==> inputs of trial 11 <==
==> flow/design.v (excerpt) <==
module axis_matvec_mul #(
    parameter R=8, C=8, W_X=4, W_K=3,
    localparam W_Y = W_X + W_K + $clog2(C)
)(
    input  logic clk, rstn,
    output logic s_axis_kx_tready,
    input  logic s_axis_kx_tvalid,
    input  logic [R*C*W_K + C*W_X -1:0] s_axis_kx_tdata,
    input  logic m_axis_y_tready,
    output logic m_axis_y_tvalid,
    output logic [R*W_Y-1:0] m_axis_y_tdata
);
clock: 8.0 ns
lec_check: 0
cap_margin: 40
cell_pad_in_sites_detail_placement: 0
core_aspect_ratio: 1.4
core_margin: 10
core_utilization: 40
cts_cluster_diameter: 196
gpl_routability_driven: 0
hold_slack_margin: 0.14
max_routing_layer: met4
min_routing_layer: met2
slew_margin: 20
tns_end_percent: 55
run.sh (not shown) runs the stock make flow with config.mk's settings and CLKGATE_MAP_FILE=.
==> inputs of build 51, as changes to trial 11 <==
==> flow/config.mk (replaced) <==
export PLATFORM = sky130hd
export DESIGN_NAME = axis_matvec_mul
export DESIGN_NICKNAME = axis_matvec_mul
export VERILOG_FILES = /design/flow/design.v
export SDC_FILE = /design/flow/constraint.sdc
export NUM_CORES = 4
export LEC_CHECK = 0
export ABC_AREA = 1
export CAP_MARGIN = 30
export CELL_PAD_IN_SITES_GLOBAL_PLACEMENT = 3
export CORE_MARGIN = 2
export CORE_UTILIZATION = 15
export CTS_CLUSTER_SIZE = 100
export MIN_ROUTING_LAYER = met1
export PLACE_DENSITY_LB_ADDON = 0.27
export SETUP_SLACK_MARGIN = 0.03
export SLEW_MARGIN = 20
==> flow/constraint.sdc (replaced) <==
create_clock -name core_clock -period 3.46 [get_ports {clk}]
set_input_delay 0.6920 -clock core_clock [delete_from_list [all_inputs] [get_ports {clk}]]
set_output_delay 0.6920 -clock core_clock [all_outputs]
set_load 0.01 [all_outputs]
==> results <==
item                                                                               build 51                   trial 11
Outcome                                                    no timing/DRC/antenna violations  no timing/DRC/antenna violations
AO/OA Area Share                                                                     0.0419                     0.0776
Total detailed-routing wirelength                                                 307000 um                  198000 um
Hold-fix buffers at CTS                                                                   1                          0
Number of cells on the critical path                                                      8                          1
Sequential share of cell area                                                         0.361                      0.404
Data required, critical path                                                        4.06 ns                    6.40 ns
Most repeated cell in the gate-level netlist after synthesis       sky130_fd_sc_hd__nand2_1  sky130_fd_sc_hd__edfxtp_1
Number of inverters outside the clock class in the layout                              1574                        656
Number of antenna violations at the first check in global routing                        41                          1
Worst slack at placement                                                           0.408 ns                    4.03 ns


==> 11-28: inputs <==
==> flow/design.v <==
module matvec_mul #(
    parameter R=8, C=8, W_X=8, W_K=8,
    localparam DEPTH = $clog2(C),
               W_M = W_X + W_K,
               W_Y = W_M + DEPTH
  )(  
    input  logic clk, cen,
    input  logic signed [R-1:0][C-1:0][W_K-1:0] k,
    input  logic signed        [C-1:0][W_X-1:0] x, 
    output logic signed        [R-1:0][W_Y-1:0] y
  );
  localparam C_PAD = 2**$clog2(C);
  logic signed [W_Y-1:0] tree [R][DEPTH+1][C_PAD];  
  logic signed [C_PAD-1:0][W_X-1:0] x_pad;
  logic signed [R-1:0][C_PAD-1:0][W_K-1:0] k_pad;      
  always_comb begin
    x_pad = '0;
    k_pad = '0;
    for (int i = 0; i < C; i++) begin
      x_pad[i] = x[i];
    end
    for (int i = 0; i < R; i++) begin
      for (int j = 0; j < C; j++) begin
        k_pad[i][j] = k[i][j];
      end
    end
  end
  genvar r, c, d, a;
  for (r=0; r<R; r=r+1) begin
    for (c=0; c<C_PAD; c=c+1)
      always_ff @(posedge clk)   
        if (cen) tree[r][0][c] <= $signed(k_pad[r][c]) * $signed(x_pad[c]);
    for (d=0; d<DEPTH; d=d+1)
      for (a=0; a<C_PAD/2**(d+1); a=a+1)
        always_ff @(posedge clk)   
          if (cen) tree[r][d+1][a] <= tree[r][d][2*a] + tree[r][d][2*a+1];
    assign y[r] = tree[r][DEPTH][0];
  end
endmodule
module axis_matvec_mul #(
    parameter R=8, C=8, W_X=4, W_K=3,
    localparam W_Y = W_X + W_K + $clog2(C)
)(
    input  logic clk, rstn,
    output logic s_axis_kx_tready,
    input  logic s_axis_kx_tvalid,
    input  logic [R*C*W_K + C*W_X -1:0] s_axis_kx_tdata,
    input  logic m_axis_y_tready,
    output logic m_axis_y_tvalid,
    output logic [R*W_Y-1:0] m_axis_y_tdata
);
    typedef enum logic [2:0] {
        IDLE,
        LOAD_DATA,
        COMPUTING,
        RESULT_READY
    } state_t;
    state_t state, next_state;
    logic [R-1:0][C-1:0][W_K-1:0] k_reg;
    logic [C-1:0][W_X-1:0] x_reg;
    logic [R*W_Y-1:0] y_reg;
    logic computing;
    logic [$clog2(C+2)-1:0] compute_counter;
    always_ff @(posedge clk or negedge rstn) begin
        if (!rstn) begin
            state <= IDLE;
        end else begin
            state <= next_state;
        end
    end
    matvec_mul #(
        .R(R), .C(C), .W_X(W_X), .W_K(W_K)
    ) MATVEC (
        .clk(clk),
        .cen(computing),
        .k(k_reg),
        .x(x_reg),
        .y(y_reg)
    );
    always_comb begin
        next_state = state;
        case (state)
            IDLE: 
                if (s_axis_kx_tvalid && s_axis_kx_tready)
                    next_state = LOAD_DATA;
            LOAD_DATA:
                next_state = COMPUTING;
            COMPUTING: 
                if (compute_counter == C+1)
                    next_state = RESULT_READY;
            RESULT_READY:
                if (m_axis_y_tready)
                    next_state = IDLE;
        endcase
    end
    always_ff @(posedge clk or negedge rstn) begin
        if (!rstn) begin
            k_reg <= '0;
            x_reg <= '0;
            computing <= 1'b0;
            compute_counter <= '0;
            m_axis_y_tvalid <= 1'b0;
            m_axis_y_tdata <= '0;
        end else begin
            case (state)
                IDLE: begin
                    compute_counter <= '0;
                    computing <= 1'b0;
                    if (s_axis_kx_tvalid && s_axis_kx_tready) begin
                        for (int r = 0; r < R; r++) begin
                            for (int c = 0; c < C; c++) begin
                                k_reg[r][c] <= s_axis_kx_tdata[(r*C + c)*W_K +: W_K];
                            end
                        end
                        for (int c = 0; c < C; c++) begin
                            x_reg[c] <= s_axis_kx_tdata[R*C*W_K + c*W_X +: W_X];
                        end
                    end
                end
                LOAD_DATA: begin
                    computing <= 1'b1;
                end
                COMPUTING: begin
                    compute_counter <= compute_counter + 1;
                    if (compute_counter == C+1) begin
                        m_axis_y_tdata <= y_reg;
                        m_axis_y_tvalid <= 1'b1;
                        computing <= 1'b0;
                    end
                end
                RESULT_READY: begin
                    if (m_axis_y_tready) begin
                        m_axis_y_tvalid <= 1'b0;
                    end
                end
            endcase
        end
    end
    assign s_axis_kx_tready = (state == IDLE);
endmodule
==> flow/run.sh <==
#!/bin/bash
# the make line also repeats each setting of config.mk as NAME=value (left out here)
make -C /OpenROAD-flow-scripts/flow DESIGN_CONFIG=/design/flow/config.mk WORK_HOME=/design/flow/orfs CLKGATE_MAP_FILE= finish
==> flow/config.mk <==
export PLATFORM = sky130hd
export DESIGN_NAME = axis_matvec_mul
export DESIGN_NICKNAME = axis_matvec_mul
export VERILOG_FILES = /design/flow/design.v
export SDC_FILE = /design/flow/constraint.sdc
export NUM_CORES = 4
export LEC_CHECK = 0
export CAP_MARGIN = 5
export CORE_MARGIN = 5
export CORE_UTILIZATION = 26
export CTS_CLUSTER_DIAMETER = 221
export GPL_ROUTABILITY_DRIVEN = 0
export PLACE_DENSITY = 0.74
export SETUP_SLACK_MARGIN = 0.29
export SLEW_MARGIN = 20
export TNS_END_PERCENT = 30
==> flow/constraint.sdc <==
create_clock -name core_clock -period 2.63 [get_ports {clk}]
set_input_delay 0.5260 -clock core_clock [delete_from_list [all_inputs] [get_ports {clk}]]
set_output_delay 0.5260 -clock core_clock [all_outputs]
set_load 0.01 [all_outputs]
==> inputs of 12-02, as changes to 11-28 <==
Settings changed: ABC_AREA set to 1, CAP_MARGIN 5 to 20, CORE_MARGIN 5 to 2, CORE_UTILIZATION 26 to 72, CTS_CLUSTER_DIAMETER 221 to 226, CTS_CLUSTER_SIZE set to 10, GPL_ROUTABILITY_DRIVEN 0 to not set, PLACE_DENSITY 0.74 to not set, SETUP_SLACK_MARGIN 0.29 to 0.53, TNS_END_PERCENT 30 to 10.
==> flow/constraint.sdc (replaced) <==
create_clock -name core_clock -period 1.88 [get_ports {clk}]
set_input_delay 0.3760 -clock core_clock [delete_from_list [all_inputs] [get_ports {clk}]]
set_output_delay 0.3760 -clock core_clock [all_outputs]
set_load 0.01 [all_outputs]
==> inputs of 08-19, as changes to 11-28 <==
Settings changed: CAP_MARGIN 5 to 20, CORE_MARGIN 5 to 2, CORE_UTILIZATION 26 to 62, CTS_CLUSTER_DIAMETER 221 to not set, GPL_ROUTABILITY_DRIVEN 0 to not set, PLACE_DENSITY 0.74 to not set, SETUP_SLACK_MARGIN 0.29 to 0.44, TNS_END_PERCENT 30 to not set.
==> flow/constraint.sdc (replaced) <==
create_clock -name core_clock -period 2.75 [get_ports {clk}]
set_input_delay 0.5500 -clock core_clock [delete_from_list [all_inputs] [get_ports {clk}]]
set_output_delay 0.5500 -clock core_clock [all_outputs]
set_load 0.01 [all_outputs]
==> inputs of 03-23, as changes to 11-28 <==
Settings changed: ABC_AREA set to 1, CAP_MARGIN 5 to 20, CORE_MARGIN 5 to 2, CORE_UTILIZATION 26 to 72, CTS_CLUSTER_DIAMETER 221 to 226, CTS_CLUSTER_SIZE set to 10, GPL_ROUTABILITY_DRIVEN 0 to not set, PLACE_DENSITY 0.74 to not set, SETUP_SLACK_MARGIN 0.29 to 0.3, TNS_END_PERCENT 30 to not set.
==> flow/constraint.sdc (replaced) <==
create_clock -name core_clock -period 1.88 [get_ports {clk}]
set_input_delay 0.3760 -clock core_clock [delete_from_list [all_inputs] [get_ports {clk}]]
set_output_delay 0.3760 -clock core_clock [all_outputs]
set_load 0.01 [all_outputs]
==> qor summary <==
| item | 12-02 | 08-19 | 03-23 | 11-28 |
|---|---|---|---|---|
| Final Instance Area | - | 0.101 mm^2 | 0.107 mm^2 | 0.103 mm^2 |
| Clock tree skew after final layout | - | 26.4 ps | 32.6 ps | 39.9 ps |
| Remaining DRCs | - | 0 | 0 | 0 |
| Number of flip-flops and latches | - | 1322 | 1322 | 1322 |
| Post-synthesis cell type with the largest instance count | nand2_1 | edfxtp_1 | nand2_1 | edfxtp_1 |
| Outcome | did not finish | complete, no violations | failed layout checks | failed layout checks |
| Stage where the flow stopped | global routing (5_1_grt) | - | - | - |
| Violated checks | - | - | negative setup slack | negative setup slack |
| Achievable Freq | - | 369 MHz | 320 MHz | 366 MHz |
| Start of the worst register-to-register path | - | x_reg[0] | x_reg[11] | x_reg[3] |
| Vertical die dimension | 349 um | 369 um | 349 um | 574 um |
| Crit path max-delay cell type | - | fa_1 | o21a_1 | dfrtp_2 |
| Nonclk inv count | - | 656 | 1576 | 656 |
| Worst reg-to-reg setup slack | - | 40 ps | -1240 ps | -100 ps |
| Number of max-capacitance violations reported | - | 0 | 0 | 0 |
| Fillers | - | 8430 | 4429 | 30800 |
| Synthesized chip area reported by yosys | 0.0855 mm^2 | 0.0828 mm^2 | 0.0855 mm^2 | 0.0828 mm^2 |
